Design FpCustomAddSub, start of the top module:
module FpCustomAddSub 
# (
	parameter	ManWidth	=	16,
	parameter	ExpWidth	=	6
)
(Rst_i,Clk_i,A_i,B_i,AddSub_i,Nd_i,Result_o,ResultValid_o);
Settings: LEC_CHECK=0, CAP_MARGIN=20, CORE_MARGIN=2, CORE_UTILIZATION=72, CTS_CLUSTER_DIAMETER=364, SETUP_SLACK_MARGIN=-0.16, SLEW_MARGIN=20; clock period 3.2 ns.
run.sh (not shown) runs the stock make flow with config.mk's settings and CLKGATE_MAP_FILE=.
The first run completed and failed the layout checks on setup timing.
Change:
Settings changed: CORE_UTILIZATION 72 to 65, CTS_CLUSTER_DIAMETER 364 to unset, SETUP_SLACK_MARGIN -0.16 to unset.
Clock period 3.2 ns to 2.19 ns, I/O delays scaled along.
=> With this change the flow aborted during clock tree synthesis (4_1_cts); synthesized area is unchanged; die area climbs by about 10%; synthesized cell count stays the same.


The RTL this note starts from:
==> flow/design.v <==
module FpCustomAddSub 
# (
	parameter	ManWidth	=	16,
	parameter	ExpWidth	=	6
)
(Rst_i,Clk_i,A_i,B_i,AddSub_i,Nd_i,Result_o,ResultValid_o);	
	function integer Log2;
	input integer value;
		begin
			Log2 = 0;
			while (value > 1) begin
				value   = value >> 1;
				Log2    = Log2 + 1;
			end
		end
	endfunction
	localparam	InOutWidth	=	1+ExpWidth+ManWidth;
	localparam	ExtManWidth	=	ManWidth+1;
	localparam	Stages	=	Log2(InOutWidth);
	input	Rst_i;
	input	Clk_i;
	input	[InOutWidth-1:0]	A_i;
	input	[InOutWidth-1:0]	B_i;
	input	AddSub_i;
	input	Nd_i;
	output	[InOutWidth-1:0]	Result_o;
	output	ResultValid_o;
	wire	signB	=	B_i[InOutWidth-1]^AddSub_i;
	wire	[InOutWidth-2:0]	absA	=	A_i[InOutWidth-2:0];
	wire	[InOutWidth-2:0]	absB	=	B_i[InOutWidth-2:0];
	reg		[InOutWidth-1:0]	muxA;
	reg		[InOutWidth-1:0]	muxB;
	reg	impliedA;
	reg	impliedB;
	reg	[InOutWidth-1:0]	muxAReg;
	reg	[InOutWidth-1:0]	muxBReg;
	reg	[ExpWidth-1:0]		expDiff;
	reg	addSubOrepation;
	wire	[ManWidth:0]	manA	=	{impliedA,	muxAReg[ManWidth-1:0]};
	wire	[ManWidth:0]	manB	=	{impliedB,	muxBReg[ManWidth-1:0]};
	reg	[ManWidth:0]	manANorm;
	reg	[ManWidth:0]	manBNorm;
	reg	addSubOrepationReg;
	reg	[ExtManWidth:0]	manSum;
	wire	[Stages-1:0]	distance;
	wire	[ExtManWidth+1:0]	dataArray	[0:Stages];
	wire	[Stages+1:0]	distanceR	=	{2'b00,distanceR1};
	reg		[ExtManWidth-1:0]	manSumReg;
	wire	[ExtManWidth-1:0]	normCMan	=	manSumReg	<<	distanceR1[Stages-1:0];	 
	reg	[ManWidth-1:0]	manC;
	reg	[ExpWidth-1:0]	expAPipe	[0:4];
	reg	[ExpWidth-1:0]	expC;
	reg	[4:0]	signC;
	reg	[8:0]	valid;
	assign  dataArray [0]	=	manSum;		
	assign	Result_o	=	{signC[4],expC,manC};
	assign	ResultValid_o	=	valid[4];
	always	@(*)	begin
		if	(absA<absB)	begin
			muxA	<=	{signB,absB};
			muxB	<=	{A_i[InOutWidth-1],absA};
		end	else	begin
			muxA	<=	{A_i[InOutWidth-1],absA};
			muxB	<=	{signB,absB};
		end 
	end
	always	@(posedge	Clk_i)	begin
		if	(muxA	[InOutWidth-2 -:ExpWidth]	==	8'h00)	begin	 
			impliedA	<=	1'b0;	 
		end	else	begin
			impliedA	<=	1'b1;	 
		end
		if	(muxB	[InOutWidth-2 -:ExpWidth]	==	8'h00)	begin	 
			impliedB	<=	1'b0;
		end	else	begin
			impliedB	<=	1'b1;
		end
		muxAReg	<=	muxA;
		muxBReg	<=	muxB;
		expDiff	<=	muxA[InOutWidth-2 -:ExpWidth]	-	muxB[InOutWidth-2 -:ExpWidth];	 
		addSubOrepation	<=	muxA[InOutWidth-1]	^	muxB[InOutWidth-1];	 
	end
	always	@(posedge	Clk_i)	begin
		manANorm	<=	manA;
		manBNorm	<=	manB	>>	expDiff;	 
		addSubOrepationReg <= addSubOrepation;
	end
	always	@(posedge	Clk_i)	begin
		if	(Rst_i)	begin
			manSum	<=	{ExtManWidth{1'b0}};
		end	else	if	(!addSubOrepationReg)	begin
			manSum	<=	{1'b0,	manANorm}	+	{1'b0,	manBNorm};
		end	else	begin
			manSum	<=	{1'b0,	manANorm}	-	{1'b0,	manBNorm};
		end
	end
	genvar	i;
	generate	
		for (i=0; i<Stages; i=i+1)	begin: searchMSB
			wire [ExtManWidth+1:0] dataIn;	
			wire [ExtManWidth+1:0] shitedDataOut;
			wire [ExtManWidth+1:0] dataOut;
			assign  dataIn = dataArray[i];
			wire    shiftDesired = ~|(dataIn[ExtManWidth+1:ExtManWidth+1-(1 << (Stages-1-i))]);
			assign  distance[(Stages-1-i)] = shiftDesired;		
			assign  shitedDataOut = dataIn << (1 << (Stages-1-i));	
			assign  dataOut = shiftDesired ? shitedDataOut : dataIn;	
			assign  dataArray[i+1] = dataOut;
		end
		reg	[Stages-1:0]	distanceR1;
		always	@(posedge	Clk_i)	begin
			distanceR1	<=	distance;
		end
	endgenerate	
	always	@(posedge	Clk_i)	begin
		manSumReg	<=	manSum	[ExtManWidth-1 -:ExtManWidth];
	end
	always	@(posedge	Clk_i)	begin
		if	(Rst_i)	begin
			manC	<=	{ManWidth{1'b0}};
		end	else	begin
			manC	<=	normCMan	[ExtManWidth-1 -:ManWidth];	 
		end
	end
	always	@(posedge	Clk_i)	begin	
		expAPipe[0]	<=	muxA[InOutWidth-2 -:ExpWidth];	 
		expAPipe[1]	<=	expAPipe[0];
		expAPipe[2]	<=	expAPipe[1];
		expAPipe[3]	<=	expAPipe[2];
		expAPipe[4]	<=	expAPipe[3];
	end
	always	@(posedge	Clk_i)	begin
		if	(&distanceR1)	begin
			expC	<=	{ExpWidth{1'b0}};
		end	else	begin
			if	(expAPipe[3]	>=	distanceR)	begin
				expC	<=	expAPipe[3]-distanceR+1;			 
			end	else	begin
				expC	<=	{{ExpWidth+1{1'b0}},1'b1};
			end
		end	
	end
	always	@(posedge	Clk_i)	begin
		signC	<=	{signC[3:0],	muxA[InOutWidth-1]};
	end
	always	@(posedge	Clk_i)	begin
		valid	<=	{valid[7:0],Nd_i};
	end	
endmodule
==> flow/config.mk <==
export PLATFORM = sky130hd
export DESIGN_NAME = FpCustomAddSub
export DESIGN_NICKNAME = FpCustomAddSub
export VERILOG_FILES = /design/flow/design.v
export SDC_FILE = /design/flow/constraint.sdc
export NUM_CORES = 4
export LEC_CHECK = 0
export ABC_AREA = 1
export CAP_MARGIN = 0
export CELL_PAD_IN_SITES_DETAIL_PLACEMENT = 0
export CELL_PAD_IN_SITES_GLOBAL_PLACEMENT = 0
export CORE_MARGIN = 2
export CORE_UTILIZATION = 72
export CTS_CLUSTER_DIAMETER = 92
export CTS_CLUSTER_SIZE = 32
export MAX_ROUTING_LAYER = met5
export PLACE_DENSITY = 0.62
export SLEW_MARGIN = 5
export TNS_END_PERCENT = 85
==> flow/constraint.sdc <==
create_clock -name core_clock -period 2.86 [get_ports {Clk_i}]
set_input_delay 0.5720 -clock core_clock [delete_from_list [all_inputs] [get_ports {Clk_i}]]
set_output_delay 0.5720 -clock core_clock [all_outputs]
set_load 0.01 [all_outputs]
The starting point reached the layout checks and failed them: setup timing.
Edit:
ABC_AREA = 0   (was 1)
CAP_MARGIN = 20   (was 0)
CELL_PAD_IN_SITES_GLOBAL_PLACEMENT = 1   (was 0)
CORE_UTILIZATION = 57   (was 72)
CTS_CLUSTER_SIZE = 84   (was 32)
PLACE_DENSITY = not set   (was 0.62)
PLACE_DENSITY_LB_ADDON = 0.03   (was not set)
SLEW_MARGIN = 0   (was 5)
clock period = 3.1 ns   (was 2.86 ns; I/O delays follow)
Effect: The new run finished but fails on setup timing. Sequential power decreases by 10%. Worst hold slack degrades by 5.0 ps. Final cell count decreases by 11%. Count of clock-buffer cells in the layout decreases by 3. Via count decreases by 26%. Routed wire length decreases by 35%. Core utilization decreases by 15 points. First-iteration DRC count decreases by 79%. Power decreases by 15%.
Edit:
ABC_AREA = not set   (was 0)
CELL_PAD_IN_SITES_DETAIL_PLACEMENT = not set   (was 0)
CELL_PAD_IN_SITES_GLOBAL_PLACEMENT = not set   (was 1)
CTS_CLUSTER_DIAMETER = not set   (was 92)
CTS_CLUSTER_SIZE = not set   (was 84)
MAX_ROUTING_LAYER = not set   (was met5)
PLACE_DENSITY_LB_ADDON = not set   (was 0.03)
SETUP_SLACK_MARGIN = 0.6   (was not set)
SLEW_MARGIN = 20   (was 0)
TNS_END_PERCENT = not set   (was 85)
clock period = 2.19 ns   (was 3.1 ns; I/O delays follow)
What happened: The changed run never finished: it broke off in global routing (5_1_grt) on DPL-0038. Area after synthesis is unchanged. Die size does not change. Synthesized cell count stays the same.
Edit:
SETUP_SLACK_MARGIN = -0.18   (was 0.6)
Effect:
- The changed run reached the layout checks and failed them: setup timing
- synthesized cell count is unchanged
- synthesized area is unchanged
- die size is unchanged
Power figures rest on the tool's default switching activity, not on a simulated workload.
